--- flow/config.mk ---
export PLATFORM = sky130hd
export DESIGN_NAME = top
export DESIGN_NICKNAME = top
export VERILOG_FILES = /design/flow/design.v
export SDC_FILE = /design/flow/constraint.sdc
export NUM_CORES = 4
export LEC_CHECK = 0
export CAP_MARGIN = 10
export CORE_MARGIN = 2
export CORE_UTILIZATION = 72
export CTS_CLUSTER_DIAMETER = 68
export CTS_CLUSTER_SIZE = 14
export HOLD_SLACK_MARGIN = 0.29
export MIN_ROUTING_LAYER = met1
export SETUP_SLACK_MARGIN = -0.48
export SLEW_MARGIN = 35
--- flow/run.sh ---
#!/bin/bash
# the make line also repeats each setting of config.mk as NAME=value (left out here)
make -C /OpenROAD-flow-scripts/flow DESIGN_CONFIG=/design/flow/config.mk WORK_HOME=/design/flow/orfs CLKGATE_MAP_FILE= finish
--- flow/constraint.sdc ---
create_clock -name core_clock -period 6.52 [get_ports {GCLK}]
set_input_delay 1.3040 -clock core_clock [delete_from_list [all_inputs] [get_ports {GCLK}]]
set_output_delay 1.3040 -clock core_clock [all_outputs]
set_load 0.01 [all_outputs]
--- flow/design.v ---
`timescale 1ns / 1ps
module fixed_point_linear #(
    parameter INTEGER_W = 16,
    parameter FRACTIONAL_W = 16,
    parameter VALUE_OG_WIDTH = INTEGER_W + FRACTIONAL_W,
    parameter K_WIDTH = 32,  
    parameter B_WIDTH = INTEGER_W + FRACTIONAL_W,
    parameter VALUE_OUT_WIDTH = INTEGER_W + FRACTIONAL_W,
    parameter MULT_RESULT_WIDTH = VALUE_OG_WIDTH + K_WIDTH
) (
    input  logic clk,
    input  logic rst_n,
    input  logic signed [VALUE_OG_WIDTH-1:0] value_og,
    input  logic signed [K_WIDTH-1:0] k,
    input  logic signed [B_WIDTH-1:0] b,
    input  logic                      valid_i,
    output logic                      ready_o,
    input  logic                      ready_i,
    output logic                      valid_o,
    output logic signed [VALUE_OUT_WIDTH-1:0] value_out
);
    logic signed [VALUE_OG_WIDTH-1:0] value_og_reg;
    logic signed [K_WIDTH-1:0] k_reg;
    logic signed [B_WIDTH-1:0] b_reg;
    logic signed [MULT_RESULT_WIDTH-1:0] multiplication_reg;
    logic signed [MULT_RESULT_WIDTH-1:0] scaled_mult_reg;
    logic signed [VALUE_OUT_WIDTH-1:0] value_out_reg;
    logic valid_stage1, valid_stage2, valid_stage3, valid_stage4;
    logic signed [MULT_RESULT_WIDTH-1:0] multiplication;
    logic signed [MULT_RESULT_WIDTH-1:0] scaled_mult;
    logic signed [MULT_RESULT_WIDTH-1:0] addition;
    logic signed [VALUE_OUT_WIDTH-1:0] max_positive;
    logic signed [VALUE_OUT_WIDTH-1:0] max_negative;
    assign ready_o = ~valid_stage1 || (valid_stage1 && ready_i);
    always_ff @(posedge clk) begin
        if (!rst_n) begin
            value_og_reg <= '0;
            k_reg <= '0;
            b_reg <= '0;
            valid_stage1 <= 1'b0;
        end else begin
            if (ready_o) begin  
                value_og_reg <= value_og;
                k_reg <= k;
                b_reg <= b;
                valid_stage1 <= valid_i;
            end
        end
    end
    always_ff @(posedge clk) begin
        if (!rst_n) begin
            multiplication_reg <= '0;
            valid_stage2 <= 1'b0;
        end else begin
            if (valid_stage1) begin  
                multiplication_reg <= value_og_reg * k_reg;
                valid_stage2 <= valid_stage1;
            end else begin
                valid_stage2 <= 1'b0;
            end
        end
    end
    assign multiplication = multiplication_reg;
    always_ff @(posedge clk) begin
        if (!rst_n) begin
            scaled_mult_reg <= '0;
            valid_stage3 <= 1'b0;
        end else begin
            if (valid_stage2) begin  
                scaled_mult_reg <= multiplication >>> FRACTIONAL_W;  
                valid_stage3 <= valid_stage2;
            end else begin
                valid_stage3 <= 1'b0;
            end
        end
    end
    assign scaled_mult = scaled_mult_reg;
    always_ff @(posedge clk) begin
        if (!rst_n) begin
            value_out_reg <= '0;
            valid_stage4 <= 1'b0;
        end else begin
            if (valid_stage3) begin  
                addition = scaled_mult + {{(MULT_RESULT_WIDTH-B_WIDTH){b_reg[B_WIDTH-1]}}, b_reg};
                max_positive = (1 << (VALUE_OUT_WIDTH-1)) - 1;   
                max_negative = -(1 << (VALUE_OUT_WIDTH-1));      
                if ($signed(addition) > $signed(max_positive)) begin
                    value_out_reg <= max_positive;
                end else if ($signed(addition) < $signed(1'b0)) begin
                    value_out_reg <= 0;
                end else begin
                    value_out_reg <= addition[VALUE_OUT_WIDTH-1:0];
                end
                valid_stage4 <= valid_stage3;
            end else begin
                valid_stage4 <= 1'b0;
            end
        end
    end
    always_ff @(posedge clk) begin
        if (!rst_n) begin
            valid_o <= 1'b0;
            value_out <= '0;
        end else begin
            if (ready_i) begin  
                valid_o <= valid_stage4;
                value_out <= value_out_reg;
            end
        end
    end
endmodule
`timescale 1ns / 1ps
module fifo #(
    parameter DATA_WIDTH = 32,
    parameter DEPTH = 16,
    parameter START_NUMBER = 0
)(
    input  logic clk,
    input  logic reset_n,
    output  logic [DATA_WIDTH-1:0] s_axis_tdata,
    output  logic s_axis_tvalid,
    input logic s_axis_tready,
    input logic [DATA_WIDTH-1:0] m_axis_tdata,
    input logic m_axis_tvalid,
    output  logic m_axis_tready
);
    logic [DATA_WIDTH-1:0] mem [0:DEPTH-1];
    logic [$clog2(DEPTH)-1:0] wr_ptr;
    logic [$clog2(DEPTH)-1:0] rd_ptr;
    logic [$clog2(DEPTH):0] count;
    logic full, empty;
    assign full = (count == DEPTH);
    assign empty = (count == 0);
    assign m_axis_tready = !full;  
    assign s_axis_tvalid = (!empty);
    always_ff @(posedge clk or negedge reset_n) begin
        if (!reset_n) begin
            wr_ptr <= 0;
            rd_ptr <= 0;
            count <= START_NUMBER;
            s_axis_tdata <= 0;
        end else begin
            if (m_axis_tvalid && m_axis_tready) begin
                mem[wr_ptr] <= m_axis_tdata;
                wr_ptr <= (wr_ptr == DEPTH-1) ? 0 : wr_ptr + 1;
            end
            if (s_axis_tvalid && s_axis_tready ) begin
                s_axis_tdata <= mem[rd_ptr];
                rd_ptr <= (rd_ptr == DEPTH-1) ? 0 : rd_ptr + 1;
            end
            case ({m_axis_tvalid && m_axis_tready, s_axis_tvalid && s_axis_tready})
                2'b01: count <= count - 1;   
                2'b10: count <= count + 1;   
                2'b11: count <= count;       
                default: ;                   
            endcase
        end
    end
endmodule
`timescale 1ns / 1ps
module parallel_DAC #(     
    parameter FIFO_DEPTH = 4,
    parameter DATA_WIDTH = 32,
    parameter START_NUMBER = 4       
)(
    input logic      in_clk,
    input logic      in_reset,
    input logic      in_sdo, 
    input logic [DATA_WIDTH-1:0] in_data,
    input logic      valid, 
    output logic      ready,
    output logic     out_sclk,
    output logic     out_ss,
    output logic     out_sdio,
    output logic     out_busy,
    output logic        sel_1_0,
    output logic        sel_1_1,
    output logic        sel_2_0,
    output logic        sel_2_1,
    output logic        AS2_r,
    output logic [15:0] out_data
);
    logic      in_start;
    logic [5:0] timer;
    logic sclk, sclk_buf;
    logic sdio, ss, busy;
    logic [15:0] dout;
    logic [7:0] counter_data;
    logic [3:0] timer_sclk;
    logic [5:0] timer_delay;
    logic [15:0] data;
    logic sclk_pos; assign sclk_pos = ~sclk_buf & sclk;
    logic sclk_neg; assign sclk_neg = ~sclk & sclk_buf;
    logic     data_went;
    assign data [15:0] = in_data[15:0];
    assign out_sdio = sdio;
    assign out_sclk = sclk;
    assign out_ss = ss;
    assign out_busy = busy;
    logic [2:0] sel_r;
    logic block;
    always_ff @(posedge in_clk or negedge in_reset) begin
        if(!in_reset) begin
            timer_sclk <= 4'd0;
        end else begin
            timer_sclk <= (in_start && (timer_sclk < 4'd5)) ? 
                         timer_sclk + 1 : 4'd0;
        end
    end
    always_ff @(posedge in_clk or negedge in_reset) begin
        if(!in_reset) begin
            in_start <= 'd0;
        end else if (valid && ready ) begin
            in_start <= 1'b1;
        end else if (timer_delay == 6'd30 )
            in_start <= 'd0;
    end
    always_ff @(posedge in_clk or negedge in_reset) begin
        if(!in_reset) begin
            out_data <= 'd0;
        end else if (in_start) begin
            if (timer_delay == 6'd29) begin
                out_data <= data;
            end 
        end
    end
    always_ff @(posedge in_clk or negedge in_reset) begin
        if(!in_reset) begin
            sclk <= 1'b1;
        end else begin
            if(in_start) begin
                if(timer_sclk == 4'd4 && counter_data != 8'd16) 
                    sclk <= ~sclk;
                else if(counter_data == 8'd16) 
                    sclk <= 1'b1;
            end else begin
                sclk <= 1'b1;
            end
        end
    end
    always_ff @(posedge in_clk or negedge in_reset) begin
        if(!in_reset) begin
            sclk_buf <= 1'b1;
        end else begin
            sclk_buf <= sclk;
        end
    end
    always_ff @(posedge in_clk or negedge in_reset) begin
        if(!in_reset) begin
            counter_data <= 8'd0;
        end else begin
            if(in_start) begin
                if(sclk_pos && (counter_data < 8'd16)) 
                    counter_data <= counter_data + 1;
                else if( !in_start)
                    counter_data <= 8'd0;
            end else begin
                counter_data <= 8'd0;
            end
        end
    end
    always_ff @(posedge in_clk or negedge in_reset) begin
        if(!in_reset) begin
            dout <= 16'd0;
            block <= 0;
        end else begin
            if(in_start && !block) begin
                if(counter_data == 8'd0) begin
                    dout <= in_data[31:16];
                end else if((counter_data > 0) && (counter_data < 16) && sclk_neg) begin
                    dout <= {dout[14:0], 1'b0};
                end else if(counter_data == 16)
                 block <= 1'b1;   
            end else if (!in_start) begin
                block <= 1'b0;
            end
        end
    end
        always_comb begin
        if(!in_reset) begin
            ready <= 1'b0;
        end else begin
            if (valid && !in_start) begin
                ready <= 1'b1;
            end else  begin
                ready <= 1'b0;
            end
        end
    end
    always_ff @(posedge in_clk or negedge in_reset) begin
        if(!in_reset) begin
            sdio <= 1'b0;
        end else begin
            sdio <= (in_start) ? dout[15] : 1'b0;
        end
    end
    always_ff @(posedge in_clk or negedge in_reset) begin
        if(!in_reset) begin
            timer_delay <= 6'd0;
        end else begin
            if(in_start) begin
                if((counter_data == 8'd16) && (timer_delay < 6'd30)) 
                    timer_delay <= timer_delay + 1;
                else if(counter_data != 8'd16) 
                    timer_delay <= 6'd0;
            end else begin
                timer_delay <= 6'd0;
            end
        end
    end
    always_ff @(posedge in_clk or negedge in_reset) begin
        if(!in_reset) begin
            ss <= 1'b1;
        end else begin
            ss <= (busy) ? 1'b0 : 1'b1;
        end
    end
    always_ff @(posedge in_clk or negedge in_reset) begin
        if(!in_reset) begin
            busy <= 1'b0;
            data_went <= 1'b0; 
        end else begin
            if( in_start) begin
                busy <= (timer_delay != 6'd30);          
                data_went <= (timer_delay == 6'd29); 
            end else begin
                busy <= 1'b0;
            end
        end
    end
     always_ff @(posedge in_clk) begin
    if (!in_reset) begin
        sel_r <= 'b0;
        AS2_r <= 1'b0;
    end else if (data_went) begin
            sel_r<=sel_r + 1'b1;
       end else if(sel_r == 3'b010) begin
            AS2_r <= 1'b1;
        end else if(sel_r == 3'b100) begin
            sel_r <= 'b0;
            AS2_r <= 1'b0;
        end
end
assign sel_1_0 = (sel_r == 3'b001);
assign sel_1_1 = (sel_r == 3'b010);
assign sel_2_0 = (sel_r == 3'b011);
assign sel_2_1 = (sel_r == 3'b100);
endmodule
`timescale 1ns / 1ps
module top#(       
    parameter FIFO_DEPTH = 16,
    parameter DATA_WIDTH = 32,
    parameter START_NUMBER = 0    
)(
    input  logic        GCLK,
    input  logic        OTG_RESETN,
    input  logic [DATA_WIDTH-1:0] wdatax,
    input  logic [DATA_WIDTH-1:0] wdatay,
    input  logic        validx,
    input  logic        validy,
    input  logic [DATA_WIDTH-1:0] kx_u,
    input  logic [DATA_WIDTH-1:0] bx_u,
    input  logic [DATA_WIDTH-1:0] kx_c,
    input  logic [DATA_WIDTH-1:0] bx_c,
    input  logic [DATA_WIDTH-1:0] ky_u,
    input  logic [DATA_WIDTH-1:0] by_u,
    input  logic [DATA_WIDTH-1:0] ky_c,
    input  logic [DATA_WIDTH-1:0] by_c,
    output logic        sel_1_0,
    output logic        sel_1_1,
    output logic        sel_2_0,
    output logic        sel_2_1,
    output logic        AS2_r,
    output  logic       wready,
    output logic        JB1,
    output logic        JB2,
    output logic        JB3,
    output logic        JB4,
    output logic        JB7,
    output logic        JB8,
    output logic        JB9,
    output logic        JB10,
    output logic        JA1,
    output logic        JA2,
    output logic        JA3,
    output logic        JA4,
    output logic        JA7,
    output logic        JA8,
    output logic        JA9,
    output logic        JA10,
    output logic        JC1_N,
    output logic        JC1_P,
        input logic        JC2_N,
    output logic        JC2_P,
    output logic        JC3_P
);
 assign JC1_P = 1'b0;
 logic [31:0]  in_data;
 logic  in_valid;
 logic in_ready;
    logic                  u_ready;
    logic                  u_valid;
    logic [DATA_WIDTH-1:0] u_data;
    logic                  c_ready;
    logic                  c_valid;
    logic [DATA_WIDTH-1:0] c_data;  
    logic [DATA_WIDTH-1:0] k_u;
    logic [DATA_WIDTH-1:0] b_u;
    logic [DATA_WIDTH-1:0] k_c;
    logic [DATA_WIDTH-1:0] b_c;
    logic [DATA_WIDTH-1:0] wdata;
    logic  wvalid;
    logic  store_valid;
    logic  done; 
always_ff @(posedge GCLK or negedge OTG_RESETN) begin
    if (!OTG_RESETN) begin
        store_valid <= 1'b0;
        done<= 1'b0;
    end else begin
        if (validx && validy) begin
            store_valid <= validy;
            done <= validy;
        end else if (!validx && !validy && u_valid) begin
            done <= store_valid;
            store_valid <=1'b0;
        end
    end
end
always_ff @(posedge GCLK or negedge OTG_RESETN) begin
        if (!OTG_RESETN) begin
        wdata <= '0;
        k_u <= '0;
        b_u <= '0;
        k_c <= '0;
        b_c <= '0;
        wvalid <= 1'b0;
    end else if (validx) begin
        wdata <= wdatax;
        k_u <= kx_u;
        b_u <= bx_u;
        wvalid <= validx;
    end else if (u_valid) begin
        if (store_valid) begin
            wdata <= wdatay;
            k_u <= ky_u;
            b_u <= by_u;
            k_c <= kx_c;
            b_c <= bx_c;
            wvalid <= u_valid;
        end else if (done) begin
            k_c <= ky_c;
            b_c <= by_c;
        end
    end else begin
        wdata <= '0;
        wvalid <= 1'b0;
    end
end
parallel_DAC #(
    .FIFO_DEPTH(FIFO_DEPTH),
    .DATA_WIDTH(DATA_WIDTH),
    .START_NUMBER(START_NUMBER)
)dac_inst (
    .in_clk(GCLK),
    .in_reset(OTG_RESETN),
    .in_sdo(JC2_N), 
    .in_data(in_data),
    .out_sclk(JC2_P),
    .out_ss(JC1_N),
    .out_sdio(JC3_P),
    .out_busy(),
    .AS2_r(AS2_r),
    .valid(in_valid), 
    .sel_1_0(sel_1_0),
    .sel_1_1(sel_1_1),
    .sel_2_0(sel_2_0),
    .sel_2_1(sel_2_1),
    .ready(in_ready),
    .out_data({JA1,JA2,JA3,JA4,JA7,JA8,JA9,JA10,JB1,JB2,JB3,JB4,JB7,JB8,JB9,JB10})
);
    fifo #(
        .DATA_WIDTH(DATA_WIDTH),
        .DEPTH(FIFO_DEPTH)
    ) fifo_inst (
        .clk(GCLK),
        .reset_n(OTG_RESETN),
        .s_axis_tdata(in_data),
        .s_axis_tvalid(in_valid),
        .s_axis_tready(in_ready),
        .m_axis_tdata({wdata[31:16],c_data[31:16]}),
        .m_axis_tvalid(c_valid),
        .m_axis_tready(c_ready)
    );
fixed_point_linear mult_u (
    .clk(GCLK),
    .rst_n(OTG_RESETN),
    .value_og({wdata[15:0],16'b0}),
    .k(k_u),
    .b(b_u),
    .valid_i(wvalid),
    .ready_o(wready),
    .ready_i(u_ready),
    .valid_o(u_valid),
    .value_out(u_data)
);
fixed_point_linear mult_code (
    .clk(GCLK),
    .rst_n(OTG_RESETN),
    .value_og(u_data),
    .k(k_c),
    .b(b_c),
    .valid_i(u_valid),
    .ready_o(u_ready),
    .ready_i(c_ready),
    .valid_o(c_valid),
    .value_out(c_data)
);
endmodule
==> results of run 1 <==
==> cell type report <==
| class | instances | share of cell area, % |
|---|---|---|
| tap | 1903 | 1.98 |
| inverter | 1482 | 4.64 |
| timing repair buffer | 1136 | 8.98 |
| sequential | 1256 | 26.4 |
| antenna | 3 | 0.00624 |
| clock inverter | 29 | 0.386 |
| clock buffer | 178 | 2.59 |
| multi-input combinational | 6982 | 55.1 |
==> metal layers <==
layer  routed length, um  global-route usage (%)  vias up
li1                    -                       -    34161
met1              108000                    52.8    39899
met2              143000                    65.4     4520
met3               31000                    8.21     1041
met4               18300                    21.3        4
met5                  21                       0        -
==> metrics by stage <==
step,instance area [um^2],hold WS [ns]
2_1_floorplan,105000,0.337
3_3_place_gp,115000,0.352
3_5_place_dp,115000,0.351
4_1_cts,119000,0.356
5_1_grt,120000,0.363
6_report,120000,0.352
==> what timing repair did <==
item,in CTS,in global routing
setup buffers,36,29
pin swaps,98,65
endpoints found under the hold margin,0,0
gates resized,185,147
gates cloned,2,3
setup endpoints to repair,39,50
==> run notes, run 1 <==
impl run done, here's what came out: Max stage delay on crit path 0.65 ns, Root Buffer clkbuf_16, GP Congestion 0.975, DRT Pass-1 Iters 8, area delta synth->final 15.2%, total power 22300 uW, maximum clock rate 0.125 GHz, vias post-DR 79625, Area leader share 30.1%, Slew HR 34.4%, maximum vdd drop 0.000280 V, Yosys warnings 5, initial antenna violation count 5, global-route wire length before repair 461000 um, register share after synthesis 30.3%, Synth mux share 3.51%, Nets at Floorplan 12621, GR Overflow Total 0, Die H 385 um, PnR worst setup slack -1.51 ns, I/O Pins 351, HP Class flop to flop, H-tree Lvls 3, CP delay by family, top adder cells, CP endpoint kind flop, Chip Width 385 um, Crit path top cell by count fa_1, Leakage Power 0.0534 uW, Netlist Area Pre-Place 104000 um^2, status failed layout checks, RR Startpoint mult_code.k_reg[2], synthesized netlist cell count 10311, Min Clock Period, post-route 8.03 ns, Min-Delay Path Depth 1, DP Worst Slack -1.53 ns, unrepaired setup endpoints after global routing yes, switching power of the nets 7630 uW, GR Util All Layers 40.7%, WS Path Type flop to flop, CTS tree built, yosys xor share 1.57%, Slew Viols, Final 0, Synth top cells by count fa_1 (1570), nand2_1 (1510), inv_1 (1479), FP Core Util 72.6%, DRC viols 0, min-delay src dac_inst.busy, synth unique cells 93, post-route ant nets 0, max_cap viols 0, Worst-path clk slew 0.07 ns, CP arrival 8.63 ns, Seq. pwr 9110 uW, setup TNS -40.19 ns, port bufs 348, ao+oa area frac 8.53%, Post-synth EDFFs 512, PwrDens 185 nW/um^2, number of buffers created by CTS 113, crit path DRT 7.12 ns, Flop pwr share 40.9%, Synth Register Bits 1256, final WL 300000 um, Comb power frac 29.5%, Hold-fix buffers, CTS 0, Worst Path Buf+Inv 5, Pwr top registers, R2R Path End mult_code.multiplication_reg[60], Comb group 6570 uW, Setup crit end mult_code.multiplication_reg[60], R2R setup slack -1.51 ns, top cells by area fa_1 (30%), edfxtp_1 (15%), dfxtp_1 (9.2%), dfrtp_1 (6.3%), nand2_1 (5.4%), # setup viols final 54, number of DRC markers in iteration 0 8198, final hold violations 0, Max Root-Sink Buffers 3, Synth top cell by count fa_1, row count 139, clock power share 29.6%, slowest CP cell fa_1, final net count 13281, worst skew pair latency 0.83 ns, Placed Cells 12704, final setup skew 0.106 ns, CP Max Fanout 9, mean routed wirelength per cell 23.2 um, Gate Area 66200 um^2, vias in the first global route 83324, CP startpoint kind flop, ys flop type edfxtp_1, Layout fillers 8097, # Cells Yosys 10311, Core Util, Final 83.6%, Finished Layout Cells 12969, Post-synth ARST share 21.2%, total die size 148000 um^2, CP startpoint mult_code.k_reg[2], post-synth top area cell fa_1, Core Area 144000 um^2, Final Cycle Share 123%, Main logic family adder cells, worst-margin pin slew 0.969 ns, Register Area 31700 um^2, Chip Area, Yosys 104000 um^2, Clock Sinks 1256, Hold Path End dac_inst.ss, adder share 35.1%, Clock group 6590 uW, Simple Share, Synth 13.5%, Syn Area/Cell 10.1 um^2, switching share of total power 34.3%, Layout Check Fails setup timing, WP depth 27, vias per cell 6.14, Log Warnings 58, largest net degree at the start of global routing 109, worst reg-to-reg path cell count 27, Cell Int Power 14600 uW, HPWL after DPL 220000 um
==> inputs of run 2 (changes only) <==
- CAP_MARGIN: 10 -> 5
- CORE_UTILIZATION: 72 -> 70
- CTS_CLUSTER_DIAMETER: 68 -> default
- CTS_CLUSTER_SIZE: 14 -> 57
- MIN_ROUTING_LAYER: met1 -> default
- SETUP_SLACK_MARGIN: -0.48 -> -0.41
- SLEW_MARGIN: 35 -> 20
- clock period: 6.52 -> 6.79 ns (I/O delays scaled with it)
==> run 2 against run 1 <==
Effect of this change:
- the layout still fails its checks (setup timing)
- clock skew shrank 0.013 ns
- area after synthesis unchanged
- global-route usage fell by 1.6 points
- combinational power is 7.5% lower
- utilization shrank 2.3 points
- final cell count shrank 0.12%
- wire length fell by 2.4%
- die size rose by 2.8%
- clock power up 12%
- setup slack better by 0.44 ns
==> run notes, run 2 <==
impl run done, here's what came out: status failed layout checks, Layout Check Fails setup timing, vias post-DR 78478, adder share 35.1%, Placed Cells 12636, R2R setup slack -1.07 ns, Clock group 7410 uW, DP Worst Slack -1.17 ns, Flop pwr share 39.3%, max_cap viols 0, Synth top cells by count fa_1 (1570), nand2_1 (1510), inv_1 (1479), area delta synth->final 15.2%, maximum vdd drop 0.000214 V, switching share of total power 33.3%, Log Warnings 74, Comb power frac 27.3%, H-tree Lvls 4, Chip Width 390 um, CP endpoint kind flop, Yosys warnings 5, worst-margin pin slew 1.10 ns, Area leader share 30.1%, clock power share 33.3%, DRT Pass-1 Iters 8, slowest CP cell fa_1, HP Class flop to flop, CTS tree built, GR Overflow Total 0, Nets at Floorplan 12621, ao+oa area frac 8.53%, Chip Area, Yosys 104000 um^2, Finished Layout Cells 12953, Worst-path clk slew 0.06 ns, CP arrival 8.54 ns, GR Util All Layers 39.0%, Clock Sinks 1256, Synth top cell by count fa_1, DRC viols 0, final hold violations 0, post-route ant nets 0, RR Startpoint mult_code.value_og_reg[15], crit path DRT 7.46 ns, Comb group 6080 uW, Layout fillers 9005, CP Max Fanout 16, Crit path top cell by count fa_1, Simple Share, Synth 13.5%, hold slack final 0.419 ns, Final Cycle Share 116%, Min-Delay Path Depth 1, switching power of the nets 7400 uW, Seq. pwr 8750 uW, Post-synth EDFFs 512, worst skew pair latency 0.83 ns, Main logic family adder cells, GP Congestion 0.967, number of buffers created by CTS 132, Syn Area/Cell 10.1 um^2, port bufs 348, synthesized netlist cell count 10311, Die H 390 um, WP depth 29, yosys xor share 1.57%, final setup skew 0.0931 ns, global-route wire length before repair 457000 um, Leakage Power 0.0535 uW, mean routed wirelength per cell 22.6 um, Worst Path Buf+Inv 8, register share after synthesis 30.3%, Max stage delay on crit path 0.56 ns, row count 141, synth unique cells 93, # setup viols final 46, HPWL after DPL 214000 um, worst reg-to-reg path cell count 29, min-delay src dac_inst.busy, maximum clock rate 0.127 GHz, largest net degree at the start of global routing 152, Min Clock Period, post-route 7.86 ns, vias per cell 6.06, CP startpoint kind flop, Synth Register Bits 1256, R2R Path End mult_code.multiplication_reg[51], top cells by area fa_1 (30%), edfxtp_1 (15%), dfxtp_1 (9.2%), dfrtp_1 (6.3%), nand2_1 (5.4%), total die size 152000 um^2, Core Area 148000 um^2, post-synth top area cell fa_1, PnR worst setup slack -1.07 ns, Setup crit end mult_code.multiplication_reg[51], final WL 293000 um, Slew Viols, Final 0, final net count 13219, I/O Pins 351, Core Util, Final 81.3%, Synth mux share 3.51%, CP delay by family, top adder cells, Slew HR 26.7%, vias in the first global route 82555, number of DRC markers in iteration 0 7490, CP startpoint mult_code.value_og_reg[15], Post-synth ARST share 21.2%, FP Core Util 70.6%, Cell Int Power 14800 uW, unrepaired setup endpoints after global routing yes, Netlist Area Pre-Place 104000 um^2, WS Path Type flop to flop, setup TNS -29.55 ns, Pwr top registers, Max Root-Sink Buffers 3, Root Buffer clkbuf_16, PwrDens 185 nW/um^2, Hold Path End dac_inst.ss, ys flop type edfxtp_1, initial antenna violation count 6, # Cells Yosys 10311
-- run 2: metal layers --
metal | wire (um) | vias up | GRT usage (%)
met2 | 140000 | 4260 | 63.5
met1 | 109000 | 39328 | 52.0
li1 | - | 34051 | -
met4 | 14600 | 6 | 17.0
met5 | 36 | - | 0
met3 | 29300 | 833 | 7.13
-- run 2: final cells by class --
cell class                      instances  area, um^2  share of cell area (%)
Tap cell                             1930        2410                    2.01
Antenna cell                            4        10.0                 0.00832
Clock inverter                         60         825                   0.686
Timing Repair Buffer                 1055        9960                    8.29
Inverter                             1482        5580                    4.64
Clock buffer                          184        3710                    3.09
Sequential cell                      1256       31700                    26.4
Multi-Input combinational cell       6982       66000                    54.9
-- run 2: what timing repair did --
| item | 4_1_cts | 5_1_grt |
|---|---|---|
| endpoints found under the setup margin | 33 | 46 |
| gates resized | 228 | 84 |
| gates cloned | 7 | 0 |
| hold buffers | 0 | 0 |
| endpoints found under the hold margin | 0 | 0 |
| pin swaps | 114 | 64 |
| buffers inserted | 59 | 32 |
-- run 2: through the flow --
stage | total power [uW] | area (um^2)
after detailed placement | 14600 | 114000
final | 22200 | 120000
after CTS | 22100 | 120000
after floorplan | 12200 | 105000
after global placement | 14400 | 114000
after global routing | 23100 | 120000
==> inputs of run 3 (changes only) <==
- CAP_MARGIN: 5 -> 35
- CORE_UTILIZATION: 70 -> 72
- CTS_CLUSTER_DIAMETER: default -> 94
- CTS_CLUSTER_SIZE: 57 -> 10
- HOLD_SLACK_MARGIN: 0.29 -> default
- MIN_ROUTING_LAYER: default -> met1
- PLACE_DENSITY_LB_ADDON: default -> 0.15
- SETUP_SLACK_MARGIN: -0.41 -> 1.69
- SLEW_MARGIN: 20 -> 5
- clock period: 6.79 -> 8.68 ns (I/O delays scaled with it)
==> run 3 against run 2 <==
Effect of this change:
- largest cell class unchanged
- setup slack improved by 1.6 ns
- critical path depth decreased by 2
- highest routed layer unchanged
- non-clock buffer count decreased by 301
- clock power decreased by 21%
- area after synthesis unchanged
- sequential share of layout area increased by 0.52 points
- global-route usage is 2.1 points higher
- register-to-register slack improved by 1.6 ns
- sequential power decreased by 21%
- the run now finishes clean
==> run notes, run 3 <==
impl run done, here's what came out: status complete, no violations, global-route wire length before repair 466000 um, Synth mux share 3.51%, Comb power frac 26.6%, worst skew pair latency 0.84 ns, vias per cell 6.27, unrepaired setup endpoints after global routing yes, R2R Path End mult_code.multiplication_reg[61], R2R setup slack 0.57 ns, number of buffers created by CTS 146, clock power share 33.5%, port bufs 348, ys flop type edfxtp_1, final WL 303000 um, row count 139, GR Overflow Total 0, max_cap viols 0, Post-synth ARST share 21.2%, synth unique cells 93, Pwr top registers, Setup crit end mult_code.multiplication_reg[61], vias in the first global route 84205, Flop pwr share 39.9%, Hold Path End mult_u.value_out[20], final setup skew 0.0757 ns, WP depth 27, Worst Path Buf+Inv 5, GP Congestion 0.947, mean routed wirelength per cell 24.0 um, Yosys warnings 5, Core Area 144000 um^2, top cells by area fa_1 (30%), edfxtp_1 (15%), dfxtp_1 (9.2%), dfrtp_1 (6.3%), nand2_1 (5.4%), maximum vdd drop 0.000181 V, Min-Delay Path Depth 2, FP Core Util 72.6%, Clock Sinks 1256, total die size 148000 um^2, hold slack final 0.402 ns, Hold-fix buffers, CTS 0, initial antenna violation count 10, final net count 12933, ao+oa area frac 8.53%, largest net degree at the start of global routing 233, Slew Viols, Final 0, Max Root-Sink Buffers 3, Min Clock Period, post-route 8.11 ns, setup TNS 0 ns, PwrDens 147 nW/um^2, Cell Int Power 11500 uW, Comb group 4620 uW, Slew HR 18.8%, final hold violations 0, Synth top cells by count fa_1 (1570), nand2_1 (1510), inv_1 (1479), Chip Width 385 um, Synth top cell by count fa_1, # Cells Yosys 10311, Area leader share 30.1%, crit path DRT 9.27 ns, number of DRC markers in iteration 0 8410, DRT Pass-1 Iters 8, H-tree Lvls 4, WS Path Type flop to flop, Netlist Area Pre-Place 104000 um^2, Chip Area, Yosys 104000 um^2, Main logic family adder cells, Final Cycle Share 93.4%, post-synth top area cell fa_1, I/O Pins 351, CP endpoint kind flop, synthesized netlist cell count 10311, worst-margin pin slew 1.22 ns, CP arrival 8.69 ns, Root Buffer clkbuf_16, DRC viols 0, maximum clock rate 0.123 GHz, HP Class flop to flop, register share after synthesis 30.3%, Syn Area/Cell 10.1 um^2, area delta synth->final 13.5%, Crit path top cell by count fa_1, Nets at Floorplan 12621, # setup viols final 0, Max stage delay on crit path 0.66 ns, Simple Share, Synth 13.5%, Log Warnings 57, HPWL after DPL 205000 um, CTS tree built, Post-synth EDFFs 512, min-delay src mult_u.value_out_reg[20], slowest CP cell fa_2, switching share of total power 33.6%, CP startpoint kind flop, GR Util All Layers 41.2%, Seq. pwr 6940 uW, switching power of the nets 5840 uW, Die H 385 um, Synth Register Bits 1256, RR Startpoint mult_code.value_og_reg[31], CP delay by family, top adder cells, adder share 35.1%, Clock group 5830 uW, vias post-DR 79192, Leakage Power 0.0519 uW, worst reg-to-reg path cell count 27, yosys xor share 1.57%, CP startpoint mult_code.value_og_reg[31], CP Max Fanout 14, Worst-path clk slew 0.07 ns, post-route ant nets 0
## run 3: cell type report
type,instances,area [um^2]
inverters,1482,5590
clock buffers,230,3980
repair inverters,1,5.00
clock inverters,21,543
flip-flops and latches,1256,31900
repair buffers,754,7800
well taps,1903,2380
diodes,4,10.0
fillers,8076,25300
multi-input cells,6982,66300
## run 3: routing by layer
| layer | vias to the layer above | track usage (%) | part of all wire [%] |
|---|---|---|---|
| li1 | 33492 | - | - |
| met1 | 39403 | 52.5 | 35 |
| met2 | 5137 | 66.7 | 47 |
| met3 | 1152 | 9.47 | 12 |
| met4 | 8 | 20.7 | 6.0 |
| met5 | - | 0 | 0.015 |
## run 3: per-stage QoR
stage / utilization (%) / worst slack, ns / std cells / cell area [um^2] / total power, uW
after floorplan: - / 1.27 / 10311 / 105000 / 9510
after global placement: 76.7 / 0.473 / 12207 / 110000 / 11000
after detailed placement: 76.8 / 0.349 / 12217 / 110000 / 11200
after CTS: 81.6 / 0.883 / 12575 / 117000 / 17100
after global routing: 82.4 / 0.379 / 12630 / 118000 / 18000
final: 82.4 / 0.574 / 12633 / 118000 / 17400
## run 3: what timing repair did
action                     CTS  global route
setup endpoints to repair   62            56
pin swaps                  129            70
setup buffers               96            48
gates resized              327           158
gates cloned                11             2
==> inputs of run 4 (changes only) <==
- CAP_MARGIN: 35 -> 10
- CORE_UTILIZATION: 72 -> 65
- CTS_CLUSTER_DIAMETER: 94 -> default
- CTS_CLUSTER_SIZE: 10 -> 57
- HOLD_SLACK_MARGIN: default -> 0.29
- MIN_ROUTING_LAYER: met1 -> default
- PLACE_DENSITY_LB_ADDON: 0.15 -> default
- SETUP_SLACK_MARGIN: 1.69 -> -0.41
- SLEW_MARGIN: 5 -> 20
- clock period: 8.68 -> 5.94 ns (I/O delays scaled with it)
==> run 4 against run 3 <==
Effect of this change:
- now fails the layout checks on setup timing
- first-iteration DRC count down 20%
- clock-buffer cell count fell by 50
- fmax rose by 5.5%
- critical path type unchanged
- global-route usage is 5.0 points lower
- combinational power increased by 53%
- sequential power rose by 44%
- largest cell class unchanged
- critical path depth rose by 1
- sequential cell count did not move
- hold slack improved by 0.011 ns
- cell area grew 3.1%
- wire length fell by 3.4%
- non-clock buffer count grew 433
==> run notes, run 4 <==
impl run done, here's what came out: GR Overflow Total 0, ys flop type edfxtp_1, CP startpoint kind flop, PnR worst setup slack -1.74 ns, Core Util, Final 76.3%, vias per cell 5.84, Syn Area/Cell 10.1 um^2, mean routed wirelength per cell 22.1 um, post-route design area 122000 um^2, final hold violations 0, DP Worst Slack -2.13 ns, number of buffers created by CTS 134, Worst Path Buf+Inv 7, Synth top cell by count fa_1, max layer used met4, HP Class flop to flop, maximum clock rate 0.130 GHz, min-delay src dac_inst.busy, CP delay by family, top adder cells, Synth Register Bits 1256, initial antenna violation count 3, Yosys warnings 5, WL met1 114000 um, # setup viols final 75, worst reg-to-reg path cell count 28, slowest CP cell fa_2, R2R Path End mult_code.multiplication_reg[54], Pwr top registers, CP endpoint kind flop, Core Area 160000 um^2, worst skew pair latency 0.78 ns, switching share of total power 32.6%, post-synth top area cell fa_1, GP Congestion 0.937, WP depth 28, Flop pwr share 38.9%, Slew HR 21.5%, Crit path top cell by count fa_1, Synth mux share 3.51%, maximum vdd drop 0.000342 V, Post-synth ARST share 21.2%, clock power share 33.7%, Chip Width 405 um, Main logic family adder cells, port bufs 348, adder share 35.1%, unrepaired setup endpoints after global routing yes, total die size 164000 um^2, R2R setup slack -1.74 ns, top cells by area fa_1 (30%), edfxtp_1 (15%), dfxtp_1 (9.2%), dfrtp_1 (6.3%), nand2_1 (5.4%), CP Max Fanout 5, PwrDens 211 nW/um^2, Comb group 7060 uW, post-route ant nets 0, Layout Check Fails setup timing, Die H 405 um, DRC viols 0, Hold Path End dac_inst.ss, WS Path Type flop to flop, global-route wire length before repair 455000 um, Leakage Power 0.0544 uW, GR Util All Layers 36.2%, vias post-DR 77290, Final Cycle Share 129%, register share after synthesis 30.3%, crit path DRT 6.58 ns, largest net degree at the start of global routing 137, synth unique cells 93, row count 147, Setup crit end mult_code.multiplication_reg[54], Min Clock Period, post-route 7.68 ns, worst-margin pin slew 1.17 ns, Log Warnings 52, switching power of the nets 8390 uW, max_cap viols 0, final WL 292000 um, Synth top cells by count fa_1 (1570), nand2_1 (1510), inv_1 (1479), DRT Pass-1 Iters 6, wire length on met3 24700 um, final net count 13353, Clock group 8670 uW, Min-Delay Path Depth 1, Slew Viols, Final 0, Max stage delay on crit path 0.58 ns, CP arrival 8.32 ns, Layout fillers 11028, Clock Sinks 1256, # Cells Yosys 10311, H-tree Lvls 4, Root Buffer clkbuf_16, Chip Area, Yosys 104000 um^2, yosys xor share 1.57%, FP Core Util 65.2%, vias in the first global route 81175, Placed Area 116000 um^2, Area leader share 30.1%, Simple Share, Synth 13.5%, Post-synth EDFFs 512, I/O Pins 351, metal2 WL 140000 um, Cell Int Power 17300 uW, RR Startpoint mult_code.k_reg[17], ao+oa area frac 8.53%, synthesized netlist cell count 10311, Nets at Floorplan 12621, CP startpoint mult_code.k_reg[17], Worst-path clk slew 0.06 ns, Seq. pwr 10000 uW, HPWL after DPL 221000 um, CTS tree built, status failed layout checks, number of DRC markers in iteration 0 6752, Comb power frac 27.4%, Netlist Area Pre-Place 104000 um^2, final setup skew 0.0468 ns, Max Root-Sink Buffers 3, area delta synth->final 17.0%
## run 4: stage by stage
step | cells | hold slack, ns | setup TNS (ns) | total power (uW)
finish | 13243 | 0.413 | -74.17 | 25700
global route | 13241 | 0.422 | -91.67 | 26800
CTS | 13220 | 0.411 | -71.77 | 25700
detailed placement | 12953 | 0.417 | -81.88 | 16900
global placement | 12953 | 0.409 | -78.18 | 16700
floorplan | 10311 | 0.337 | -32.19 | 14000
## run 4: area by class of cell
class	instances	area [um^2]	share of cell area (%)
multi-input combinational	6982	66400	54.4
sequential	1256	31700	26.0
timing repair buffer	1187	11200	9.15
inverter	1482	5580	4.57
clock buffer	180	3700	3.03
tap	2086	2610	2.14
clock inverter	68	951	0.779
antenna	2	5.00	0.00410
## run 4: routing by layer
| layer | GRT usage (%) | vias up |
|---|---|---|
| met4 | 14.7 | 0 |
| met3 | 5.82 | 628 |
| li1 | - | 34331 |
| met2 | 59.2 | 3396 |
| met5 | 0 | - |
| met1 | 48.6 | 38935 |
## run 4: repair_timing
| action | CTS | global route |
|---|---|---|
| hold buffers | 1 | 0 |
| setup buffers | 33 | 30 |
| hold endpoints to repair | 11 | 0 |
| cloned | 1 | 5 |
| gates resized | 177 | 127 |
| setup endpoints to repair | 65 | 72 |
| pin swaps | 123 | 90 |
==> inputs of run 5 (changes only) <==
- CAP_MARGIN: 10 -> 35
- CELL_PAD_IN_SITES_DETAIL_PLACEMENT: default -> 2
- CELL_PAD_IN_SITES_GLOBAL_PLACEMENT: default -> 2
- CORE_MARGIN: 2 -> 6
- CORE_UTILIZATION: 65 -> 43
- CTS_CLUSTER_DIAMETER: default -> 242
- CTS_CLUSTER_SIZE: 57 -> 10
- GPL_ROUTABILITY_DRIVEN: default -> 0
- HOLD_SLACK_MARGIN: 0.29 -> default
- MIN_ROUTING_LAYER: default -> met1
- PLACE_DENSITY_LB_ADDON: default -> 0.29
- SETUP_SLACK_MARGIN: -0.41 -> 1.69
- SLEW_MARGIN: 20 -> 5
- clock period: 5.94 -> 16.0 ns (I/O delays scaled with it)
==> run 5 against run 4 <==
Effect of this change:
- register-to-register slack better by 7.9 ns
- first-iteration DRC count down 24%
- total power down 63%
- fmax decreased by 22%
- hold slack got worse by 0.041 ns
- final cell count grew 3.2%
- area after synthesis unchanged
- sequential share of layout area grew 1.4 points
- now clean on timing, DRC and antenna
- sequential cell count is the same
- cell area fell by 5.3%
- critical path depth decreased by 2
==> run notes, run 5 <==
impl run done, here's what came out: top cells by area fa_1 (30%), edfxtp_1 (15%), dfxtp_1 (9.2%), dfrtp_1 (6.3%), nand2_1 (5.4%), HPWL after DPL 278000 um, Leakage Power 0.0502 uW, Layout fillers 24701, FP Core Util 43.3%, Worst Path Buf+Inv 4, CP endpoint kind flop, port bufs 348, Synth mux share 3.51%, post-route ant nets 0, Flop pwr share 39.8%, ao+oa area frac 8.53%, Setup Buffers After CTS 0, maximum clock rate 0.102 GHz, global-route wire length before repair 600000 um, Chip Width 505 um, Yosys warnings 5, # Cells Yosys 10311, GR Util All Layers 30.7%, final setup skew 0.0845 ns, Log Warnings 52, worst skew pair latency 0.86 ns, Main logic family adder cells, Slew Viols, Final 0, Nets at Floorplan 12621, Crit path top cell by count fa_1, CP delay by family, top adder cells, Min-Delay Path Depth 1, GR Overflow Total 0, CTS tree built, Area leader share 30.1%, Final Cycle Share 61.4%, final hold violations 0, vias in the first global route 94982, worst reg-to-reg path cell count 26, total die size 255000 um^2, max_cap viols 0, CP Max Fanout 23, Max Root-Sink Buffers 3, Worst-path clk slew 0.06 ns, Cell Int Power 6090 uW, Slew HR 32.7%, area delta synth->final 10.8%, slowest CP cell dfxtp_1, yosys xor share 1.57%, Clock Sinks 1256, # setup viols final 0, DRC viols 0, Seq. pwr 3770 uW, Pwr top registers, Syn Area/Cell 10.1 um^2, CP arrival 10.45 ns, WP depth 26, Clock group 3220 uW, Root Buffer clkbuf_16, clock power share 34.0%, Max stage delay on crit path 0.86 ns, synthesized netlist cell count 10311, switching share of total power 35.8%, status complete, no violations, ys flop type edfxtp_1, largest net degree at the start of global routing 147, PwrDens 82.0 nW/um^2, HP Class flop to flop, min-delay src dac_inst.busy, final WL 396000 um, adder share 35.1%, WS Path Type flop to flop, maximum vdd drop 0.0000941 V, Post-synth EDFFs 512, H-tree Lvls 4, worst-margin pin slew 1.01 ns, vias post-DR 78822, CP startpoint mult_code.value_og_reg[15], Post-synth ARST share 21.2%, number of DRC markers in iteration 0 5119, unrepaired setup endpoints after global routing no, initial antenna violation count 13, Comb group 2490 uW, Core Area 241000 um^2, switching power of the nets 3390 uW, I/O Pins 351, hold slack final 0.372 ns, Synth top cell by count fa_1, crit path DRT 16.63 ns, CTS-repair resized insts 0, Comb power frac 26.3%, vias per cell 5.77, Hold Path End dac_inst.ss, mean routed wirelength per cell 29.0 um, Gate Area 65100 um^2, Setup crit end mult_code.multiplication_reg[61], final net count 12684, Simple Share, Synth 13.5%, synth unique cells 93, RR Startpoint mult_code.value_og_reg[15], post-synth top area cell fa_1, R2R setup slack 6.18 ns, Synth top cells by count fa_1 (1570), nand2_1 (1510), inv_1 (1479), Register Area 31600 um^2, register share after synthesis 30.3%, Die H 505 um, number of buffers created by CTS 143, Synth Register Bits 1256, row count 180, Netlist Area Pre-Place 104000 um^2, Hold-fix buffers, CTS 0, DRT Pass-1 Iters 5, setup TNS 0 ns, Chip Area, Yosys 104000 um^2, Min Clock Period, post-route 9.82 ns, R2R Path End mult_code.multiplication_reg[61], CP startpoint kind flop
==> run 5: area by class of cell <==
| cell class | count | area share [%] |
|---|---|---|
| clock inverter | 15 | 0.359 |
| clock buffer | 234 | 3.39 |
| inverter | 1482 | 4.82 |
| timing repair buffer | 509 | 4.30 |
| sequential | 1256 | 27.4 |
| antenna | 4 | 0.00866 |
| multi-input combinational | 6982 | 56.3 |
| tap | 3185 | 3.45 |
==> run 5: per-stage QoR <==
step | instances | setup WS [ns] | power, uW | utilization, % | area [um^2]
3_3_place_gp | 13394 | 6.48 | 6030 | 46.0 | 111000
2_1_floorplan | 10311 | 8.20 | 5150 | - | 104000
3_5_place_dp | 13398 | 6.12 | 6240 | 46.0 | 111000
4_1_cts | 13647 | 6.04 | 9510 | 47.8 | 115000
5_1_grt | 13664 | 5.99 | 9820 | 48.0 | 116000
6_report | 13667 | 6.18 | 9490 | 48.0 | 116000
==> run 5: metal layers <==
metal | routed length (um) | vias to the layer above | GRT usage [%]
met3 | 23100 | 985 | 4.48
met1 | 151000 | 41897 | 36.7
met4 | 19600 | 4 | 13.4
li1 | - | 32951 | -
met5 | 27 | - | 0
met2 | 203000 | 2985 | 55.2
==> inputs of run 6 (changes only) <==
- CAP_MARGIN: 35 -> 20
- CELL_PAD_IN_SITES_DETAIL_PLACEMENT: 2 -> default
- CELL_PAD_IN_SITES_GLOBAL_PLACEMENT: 2 -> default
- CORE_MARGIN: 6 -> 2
- CORE_UTILIZATION: 43 -> 60
- CTS_CLUSTER_DIAMETER: 242 -> default
- CTS_CLUSTER_SIZE: 10 -> default
- GPL_ROUTABILITY_DRIVEN: 0 -> default
- MIN_ROUTING_LAYER: met1 -> default
- PLACE_DENSITY_LB_ADDON: 0.29 -> default
- SETUP_SLACK_MARGIN: 1.69 -> default
- SLEW_MARGIN: 5 -> 20
- clock period: 16.0 -> 5.29 ns (I/O delays scaled with it)
==> run 6 against run 5 <==
Effect of this change:
- the layout now fails its checks (setup timing)
- sequential power rose to 3.0 times the previous value
- sequential cell count unchanged
- non-clock buffer count is 797 higher
- register-to-register slack worse by 8.6 ns
- cell area is 8.1% higher
- critical path type unchanged
==> run notes, run 6 <==
impl run done, here's what came out: H-tree Lvls 4, Synth top cell by count fa_1, R2R Path End mult_code.multiplication_reg[63], Simple Share, Synth 13.5%, Die H 421 um, switching share of total power 33.1%, vias per cell 5.70, total power 29500 uW, max_cap viols 0, register share after synthesis 30.3%, number of DRC markers in iteration 0 6181, vias post-DR 77511, Cell Int Power 19800 uW, Main logic family adder cells, crit path DRT 5.91 ns, Yosys warnings 5, slowest CP cell fa_1, final net count 13476, Worst Path Buf+Inv 10, mean routed wirelength per cell 22.2 um, final WL 302000 um, worst skew pair latency 0.80 ns, CP delay by family, top adder cells, number of buffers created by CTS 138, Slew HR 25.8%, Post-synth EDFFs 512, top cells by area fa_1 (30%), edfxtp_1 (15%), dfxtp_1 (9.2%), dfrtp_1 (6.3%), nand2_1 (5.4%), Flop pwr share 37.9%, # setup viols final 84, Comb group 8360 uW, PnR worst setup slack -2.45 ns, synth unique cells 93, switching power of the nets 9780 uW, PwrDens 236 nW/um^2, Crit path top cell by count fa_1, Worst-path clk slew 0.06 ns, final setup skew 0.0602 ns, # Cells Yosys 10311, Synth top cells by count fa_1 (1570), nand2_1 (1510), inv_1 (1479), ys flop type edfxtp_1, CP endpoint kind flop, worst reg-to-reg path cell count 30, Min Clock Period, post-route 7.74 ns, global-route wire length before repair 470000 um, Root Buffer clkbuf_16, Layout Check Fails setup timing, Placed Cells 13220, worst-margin pin slew 1.11 ns, Core Area 173000 um^2, WP depth 30, Clock group 9990 uW, Leakage Power 0.0552 uW, WS Path Type flop to flop, Pwr top registers, initial antenna violation count 4, Log Warnings 55, Max Root-Sink Buffers 3, Area leader share 30.1%, Netlist Area Pre-Place 104000 um^2, clock power share 33.8%, Seq. pwr 11200 uW, Finished Layout Cells 13609, largest net degree at the start of global routing 113, synthesized netlist cell count 10311, Synth Register Bits 1256, vias in the first global route 81215, Synth mux share 3.51%, Clock Sinks 1256, row count 153, DRC viols 0, DRT Pass-1 Iters 9, unrepaired setup endpoints after global routing yes, I/O Pins 351, yosys xor share 1.57%, FP Core Util 60.2%, CP startpoint mult_code.value_og_reg[7], GP Congestion 0.932, status failed layout checks, Slew Viols, Final 0, Comb power frac 28.3%, post-synth top area cell fa_1, maximum vdd drop 0.000308 V, port bufs 348, CTS tree built, GR Util All Layers 34.3%, Final Cycle Share 146%, Nets at Floorplan 12621, maximum clock rate 0.129 GHz, final hold violations 0, Hold-fix buffers, CTS 0, HPWL after DPL 228000 um, total die size 177000 um^2, ao+oa area frac 8.53%, area delta synth->final 19.7%, R2R setup slack -2.45 ns, post-route ant nets 0, GR Overflow Total 0, adder share 35.1%, Chip Area, Yosys 104000 um^2, CP Max Fanout 4, Max stage delay on crit path 0.60 ns, CP startpoint kind flop, Setup crit end mult_code.multiplication_reg[63], Post-synth ARST share 21.2%, RR Startpoint mult_code.value_og_reg[7], Syn Area/Cell 10.1 um^2, HP Class primary input to asynchronous set/reset pin, CP arrival 8.36 ns, Chip Width 421 um
[run 6: through the flow]
step	worst slack [ns]	TNS [ns]	instance area (um^2)	util (%)	hold WS, ns
floorplan	-2.12	-76.09	106000	-	0.337
global placement	-2.73	-128.58	116000	67.2	0.338
detailed placement	-2.78	-133.87	116000	67.2	0.351
CTS	-2.38	-116.13	124000	71.3	0.0893
global route	-2.62	-139.03	125000	72.1	0.0945
finish	-2.45	-121.50	125000	72.1	0.110
[run 6: routing by layer]
layer	part of all wire, %	wire [um]	up-vias	GRT usage, %
met5	0	0	-	0
met4	4.2	12800	0	12.5
met3	7.3	22000	553	4.91
met2	49	146000	2835	56.8
met1	40	121000	39524	46.2
li1	-	-	34599	-
[run 6: cell type report]
cell class	count	area, um^2
inverters	1482	5590
clock buffers	187	3850
diodes	4	10.0
repair buffers	1306	12600
multi-input cells	6982	67400
fillers	12913	48400
clock inverters	67	885
flip-flops and latches	1256	31800
well taps	2325	2910
[run 6: timing repair]
action | in CTS | in global routing
gates resized | 398 | 227
cloned | 4 | 5
buffers inserted | 85 | 57
pin swaps | 247 | 199
setup endpoints to repair | 85 | 85
==> inputs of run 7 (changes only) <==
- CELL_PAD_IN_SITES_DETAIL_PLACEMENT: default -> 0
- CORE_UTILIZATION: 60 -> 41
- CTS_CLUSTER_DIAMETER: default -> 31
- CTS_CLUSTER_SIZE: default -> 43
- PLACE_DENSITY: default -> 0.71
- SLEW_MARGIN: 20 -> 30
- TNS_END_PERCENT: default -> 15
- clock period: 5.29 -> 8.09 ns (I/O delays scaled with it)
==> run 7 against run 6 <==
Effect of this change:
- now clean on timing, DRC and antenna
- critical endpoint is now mult_code.multiplication_reg[60]
- hold slack gained 0.25 ns
- global-route usage shrank 13 points
- sequential power shrank 34%
- die size grew 46%
- register-to-register slack gained 2.6 ns
- combinational power shrank 46%
- first-iteration DRC count shrank 11%
- largest power group is now the clock network
- total power shrank 27%
- clock skew grew 0.039 ns
- setup slack gained 2.6 ns
- final cell count grew 4.7%
- highest routed layer unchanged
==> run notes, run 7 <==
impl run done, here's what came out: status complete, no violations, WS Path Type flop to flop, HPWL after DPL 201000 um, Slew Viols, Final 0, Finished Layout Cells 14246, yosys xor share 1.57%, Cell Int Power 14800 uW, Chip Area, Yosys 104000 um^2, Core Area 254000 um^2, R2R Path End mult_code.multiplication_reg[60], Yosys warnings 5, total die size 259000 um^2, number of buffers created by CTS 216, Post-synth EDFFs 512, HP Class flop to flop, clock power share 44.5%, Log Warnings 54, global-route wire length before repair 430000 um, GP Congestion 0.916, Final Cycle Share 98.5%, DP Worst Slack -0.348 ns, row count 185, Nets at Floorplan 12621, Pwr top the clock network, # Cells Yosys 10311, Core Util, Final 47.9%, final hold violations 0, post-route design area 122000 um^2, Simple Share, Synth 13.5%, Main logic family adder cells, CP startpoint kind flop, maximum clock rate 0.126 GHz, top cells by area fa_1 (30%), edfxtp_1 (15%), dfxtp_1 (9.2%), dfrtp_1 (6.3%), nand2_1 (5.4%), worst-margin pin slew 0.954 ns, mean routed wirelength per cell 19.1 um, unrepaired setup endpoints after global routing yes, final net count 12995, crit path DRT 8.80 ns, vias in the first global route 76784, post-synth top area cell fa_1, synth unique cells 93, final setup skew 0.0989 ns, Min-Delay Path Depth 1, adder share 35.1%, WP depth 29, CP startpoint mult_code.value_og_reg[6], CP arrival 8.67 ns, slowest CP cell fa_1, max_cap viols 0, Setup crit end mult_code.multiplication_reg[60], Area leader share 30.1%, Seq. pwr 7390 uW, Die H 509 um, GR Layer Usage met2 34.2%, GR peak layer met2, DRT Pass-1 Iters 6, vias per cell 5.21, Hold Path End dac_inst.ss, synthesized netlist cell count 10311, Slew HR 36.4%, final WL 272000 um, GR Util All Layers 21.1%, Hold-fix buffers, CTS 0, ys flop type edfxtp_1, Worst-path clk slew 0.05 ns, R2R setup slack 0.12 ns, Clock Sinks 1256, switching share of total power 30.8%, DRC viols 0, largest net degree at the start of global routing 182, min-delay src dac_inst.busy, ao+oa area frac 8.53%, initial antenna violation count 6, I/O Pins 351, Placed Area 113000 um^2, Crit path top cell by count fa_1, Placed Cells 13822, PnR worst setup slack 0.124 ns, # setup viols final 0, Comb group 4500 uW, H-tree Lvls 4, FP Core Util 41.1%, Synth top cells by count fa_1 (1570), nand2_1 (1510), inv_1 (1479), Syn Area/Cell 10.1 um^2, Chip Width 509 um, Netlist Area Pre-Place 104000 um^2, Comb power frac 21.0%, maximum vdd drop 0.000211 V, number of DRC markers in iteration 0 5497, CP endpoint kind flop, total power 21400 uW, GRT met1 Usage 28.4%, Synth mux share 3.51%, GR Overflow Total 0, Synth top cell by count fa_1, switching power of the nets 6590 uW, Min Clock Period, post-route 7.97 ns, Clock group 9540 uW, CP delay by family, top adder cells, worst reg-to-reg path cell count 29, area delta synth->final 16.4%, Worst Path Buf+Inv 7, Root Buffer clkbuf_16, Post-synth ARST share 21.2%, worst skew pair latency 0.87 ns, vias post-DR 74270, port bufs 348, PwrDens 176 nW/um^2, CP Max Fanout 11, Flop pwr share 34.5%, Leakage Power 0.0531 uW, register share after synthesis 30.3%, Max Root-Sink Buffers 3, CTS tree built, Max stage delay on crit path 0.58 ns, Synth Register Bits 1256, GR Util met3 3.89%, RR Startpoint mult_code.value_og_reg[6], post-route ant nets 0
run 7: repair_timing:
item,in CTS,in global routing
setup buffers,6,5
pin swaps,17,32
endpoints found under the setup margin,12,12
resized,37,63
run 7: through the flow:
stage / setup TNS (ns) / hold slack, ns
CTS: 0 / 0.369
global placement: -0.734 / 0.352
floorplan: 0 / 0.337
finish: 0 / 0.361
detailed placement: -1.70 / 0.359
global route: -0.182 / 0.389
run 7: cell type report:
cell class / count / area (um^2)
clock inverter: 150 / 2020
tap: 3366 / 4210
fill: 22999 / 132000
multi-input combinational: 6982 / 65400
timing repair buffer: 747 / 6920
inverter: 1482 / 5570
sequential: 1256 / 31600
antenna: 5 / 12.5
clock buffer: 258 / 5770
run 7: metal layers:
metal	part of all wire [%]	vias up	wire, um
li1	-	33695	-
met1	42	37242	113000
met4	3.4	0	9190
met3	8.5	527	23100
met2	46	2806	126000
met5	0	-	0
==> inputs of run 8 (changes only) <==
- ABC_AREA: default -> 1
- CAP_MARGIN: 20 -> 5
- CELL_PAD_IN_SITES_DETAIL_PLACEMENT: 0 -> default
- CORE_UTILIZATION: 41 -> 72
- CTS_CLUSTER_DIAMETER: 31 -> default
- CTS_CLUSTER_SIZE: 43 -> 72
- PLACE_DENSITY: 0.71 -> default
- SLEW_MARGIN: 30 -> 20
- TNS_END_PERCENT: 15 -> default
- clock period: 8.09 -> 6.48 ns (I/O delays scaled with it)
==> run 8 against run 7 <==
Effect of this change:
- the flow now stops in global routing (5_1_grt)
- area after synthesis grew 5.2%
- die size shrank 40%
- synthesized cell count grew 25%
==> run notes, run 8 <==
yosys + openroad results -> status did not finish, stage reached global routing (5_1_grt), First Error [ERROR GRT-0232] Routing congestion too high. Check the congestion heatmap in the GUI., FP Core Util 72.4%, ao+oa area frac 9.30%, total die size 156000 um^2, GR Overflow Total 1369, Placed Area 121000 um^2, HPWL after DPL 273000 um, GP Congestion 1.04, Chip Area, Yosys 110000 um^2, Post-synth EDFFs 512, Max Root-Sink Buffers 3, yosys xor share 1.06%, top cells by area fa_1 (29%), edfxtp_1 (14%), inv_1 (9.5%), nand2_1 (9.3%), dfxtp_1 (8.7%), Clock Sinks 1256, Nets at Floorplan 15239, Area leader share 28.6%, register share after synthesis 28.8%, I/O Pins 351, Core Area 152000 um^2, Die H 395 um, ys flop type edfxtp_1, DP Worst Slack -0.808 ns, synth unique cells 65, Synth top cells by count inv_1 (2784), nand2_1 (2731), fa_1 (1570), Synth mux share 0.0820%, Synth top cell by count inv_1, H-tree Lvls 4, Yosys warnings 5, Simple Share, Synth 15.6%, Main logic family adder cells, port bufs 348, Root Buffer clkbuf_16, GR Util All Layers 78.8%, row count 143, Post-synth ARST share 21.2%, # Cells Yosys 12929, Synth Register Bits 1256, Netlist Area Pre-Place 110000 um^2, number of buffers created by CTS 132, Syn Area/Cell 8.50 um^2, adder share 33.3%, Chip Width 395 um, synthesized netlist cell count 12929, post-synth top area cell fa_1
[run 8: metrics by stage]
step	hold WS, ns	cells	TNS [ns]	power [uW]	utilization, %
3_5_place_dp	0.358	15430	-27.01	14600	79.7
2_1_floorplan	0.337	12929	-3.96	12100	-
4_1_cts	0.388	15796	-17.26	23100	85.2
3_3_place_gp	0.348	15430	-22.75	14400	79.7
[run 8: what timing repair did]
action                     in CTS
setup endpoints to repair      54
hold buffers                    0
setup buffers                 115
cloned                         18
resized                       636
hold endpoints to repair        0
pin swaps                     226
[run 8: per-layer routing]
layer,GRT overflow,GRT usage [%]
met4,309,71.2
met3,187,67.3
met1,166,79.2
met5,22,50.2
met2,685,93.5
==> inputs of run 9 (changes only) <==
- ABC_AREA: 1 -> default
- CAP_MARGIN: 5 -> 35
- CELL_PAD_IN_SITES_DETAIL_PLACEMENT: default -> 2
- CELL_PAD_IN_SITES_GLOBAL_PLACEMENT: default -> 2
- CORE_MARGIN: 2 -> 6
- CORE_UTILIZATION: 72 -> 43
- CTS_CLUSTER_DIAMETER: default -> 242
- CTS_CLUSTER_SIZE: 72 -> 10
- MIN_ROUTING_LAYER: default -> met2
- PLACE_DENSITY_LB_ADDON: default -> 0.15
- SETUP_SLACK_MARGIN: default -> 1.69
- SLEW_MARGIN: 20 -> 5
- clock period: 6.48 -> 16.0 ns (I/O delays scaled with it)
==> run 9 against run 8 <==
Effect of this change:
- now clean on timing, DRC and antenna
- die size up 64%
- area after synthesis is 5.0% lower
- synthesized cell count is 20% lower
==> run notes, run 9 <==
impl run done, here's what came out: status complete, no violations, Clock group 3340 uW, crit path DRT 16.69 ns, final hold violations 0, Final Cycle Share 64.8%, Slew Viols, Final 0, Synth mux share 3.51%, largest net degree at the start of global routing 124, Cell Int Power 6130 uW, Root Buffer clkbuf_16, Syn Area/Cell 10.1 um^2, DP Worst Slack 6.10 ns, Core Area 241000 um^2, Post-synth ARST share 21.2%, CTS-repair resized insts 0, synth unique cells 93, DRC viols 0, final setup skew 0.0733 ns, Chip Width 505 um, yosys xor share 1.57%, Die H 505 um, CTS tree built, GR Util All Layers 44.4%, Clock Sinks 1256, switching power of the nets 3660 uW, Slew HR 20.7%, Nets at Floorplan 12621, CP delay by family, top adder cells, unrepaired setup endpoints after global routing no, Worst-path clk slew 0.09 ns, adder share 35.1%, Area leader share 30.1%, Netlist Area Pre-Place 104000 um^2, CP Max Fanout 20, synthesized netlist cell count 10311, R2R setup slack 5.64 ns, final net count 12701, Synth top cell by count fa_1, Max Root-Sink Buffers 3, maximum clock rate 0.0965 GHz, min-delay src dac_inst.sclk, CP endpoint kind flop, post-route ant nets 0, # Cells Yosys 10311, Setup Buffers After CTS 0, Min-Delay Path Depth 0, CP Cell Sequence buf_4, nand2_1, fa_1, fa_1, fa_1, fa_1, inv_1, fa_1, fa_1, fa_1, fa_1, ha_1, a21oi_1, o21ai_0, nor4_1, o41ai_1, a21oi_1, o211ai_1, a41oi_1, nand3b_1, o21ai_0, nand3_1, a21boi_0, o31ai_1, Seq. pwr 3770 uW, maximum vdd drop 0.0000974 V, final WL 385000 um, post-synth top area cell fa_1, worst skew pair latency 0.87 ns, FP Core Util 43.3%, Flop pwr share 38.5%, GR Overflow Total 0, total die size 255000 um^2, top cells by area fa_1 (30%), edfxtp_1 (15%), dfxtp_1 (9.2%), dfrtp_1 (6.3%), nand2_1 (5.4%), port bufs 348, area delta synth->final 11.1%, Hold Path End dac_inst.sclk_buf, slowest CP cell o41ai_1, Min Clock Period, post-route 10.36 ns, DRT Pass-1 Iters 9, register share after synthesis 30.3%, PnR worst setup slack 5.64 ns, Worst Path Buf+Inv 2, setup TNS 0 ns, GP Congestion 0.920, row count 180, Crit path top cell by count fa_1, worst-margin pin slew 1.17 ns, RR Startpoint mult_code.value_og_reg[27], Main logic family adder cells, Post-synth EDFFs 512, max_cap viols 0, Comb power frac 27.3%, Chip Area, Yosys 104000 um^2, number of buffers created by CTS 144, WS Path Type flop to flop, I/O Pins 351, switching share of total power 37.4%, HP Class flop to flop, Max stage delay on crit path 1.04 ns, number of DRC markers in iteration 0 17973, vias in the first global route 130018, clock power share 34.2%, R2R Path End mult_code.multiplication_reg[60], Hold-fix buffers, CTS 0, CP arrival 11.05 ns, Yosys warnings 5, Synth top cells by count fa_1 (1570), nand2_1 (1510), inv_1 (1479), Comb group 2670 uW, mean routed wirelength per cell 28.1 um, CP startpoint kind flop, Leakage Power 0.0503 uW, global-route wire length before repair 584000 um, ao+oa area frac 8.53%, Placed Area 111000 um^2, vias post-DR 104248, H-tree Lvls 4, post-route design area 116000 um^2, initial antenna violation count 4, ys flop type edfxtp_1, worst reg-to-reg path cell count 24, Synth Register Bits 1256, PwrDens 84.4 nW/um^2, CP startpoint mult_code.value_og_reg[27], Pwr top registers, Log Warnings 47, vias per cell 7.60, WP depth 24, Setup crit end mult_code.multiplication_reg[60], HPWL after DPL 268000 um, Simple Share, Synth 13.5%, # setup viols final 0
==> run 9: layout make-up <==
class | count | area [um^2]
Fill cell | 24906 | 125000
Multi-Input combinational cell | 6982 | 65100
Sequential cell | 1256 | 31600
Inverter | 1482 | 5570
Timing Repair Buffer | 525 | 5170
Tap cell | 3185 | 3990
Clock buffer | 236 | 3950
Clock inverter | 18 | 472
Antenna cell | 28 | 70.1
==> run 9: layer usage <==
metal	GRT usage, %	wire length, um	vias to the layer above
li1	-	-	32819
met1	-	0	36366
met2	55.2	198000	31507
met3	56.4	149000	3451
met4	9.25	34900	105
met5	14.5	3540	-
==> run 9: through the flow <==
step,total power [uW],hold WS [ns],util [%],instances
2_1_floorplan,5150,0.337,-,10311
3_3_place_gp,6070,0.399,46.0,13402
3_5_place_dp,6250,0.397,46.1,13412
4_1_cts,9550,0.408,48.0,13666
5_1_grt,10100,0.415,48.1,13690
6_report,9790,0.410,48.1,13712
Power and IR drop assume default switching activity.
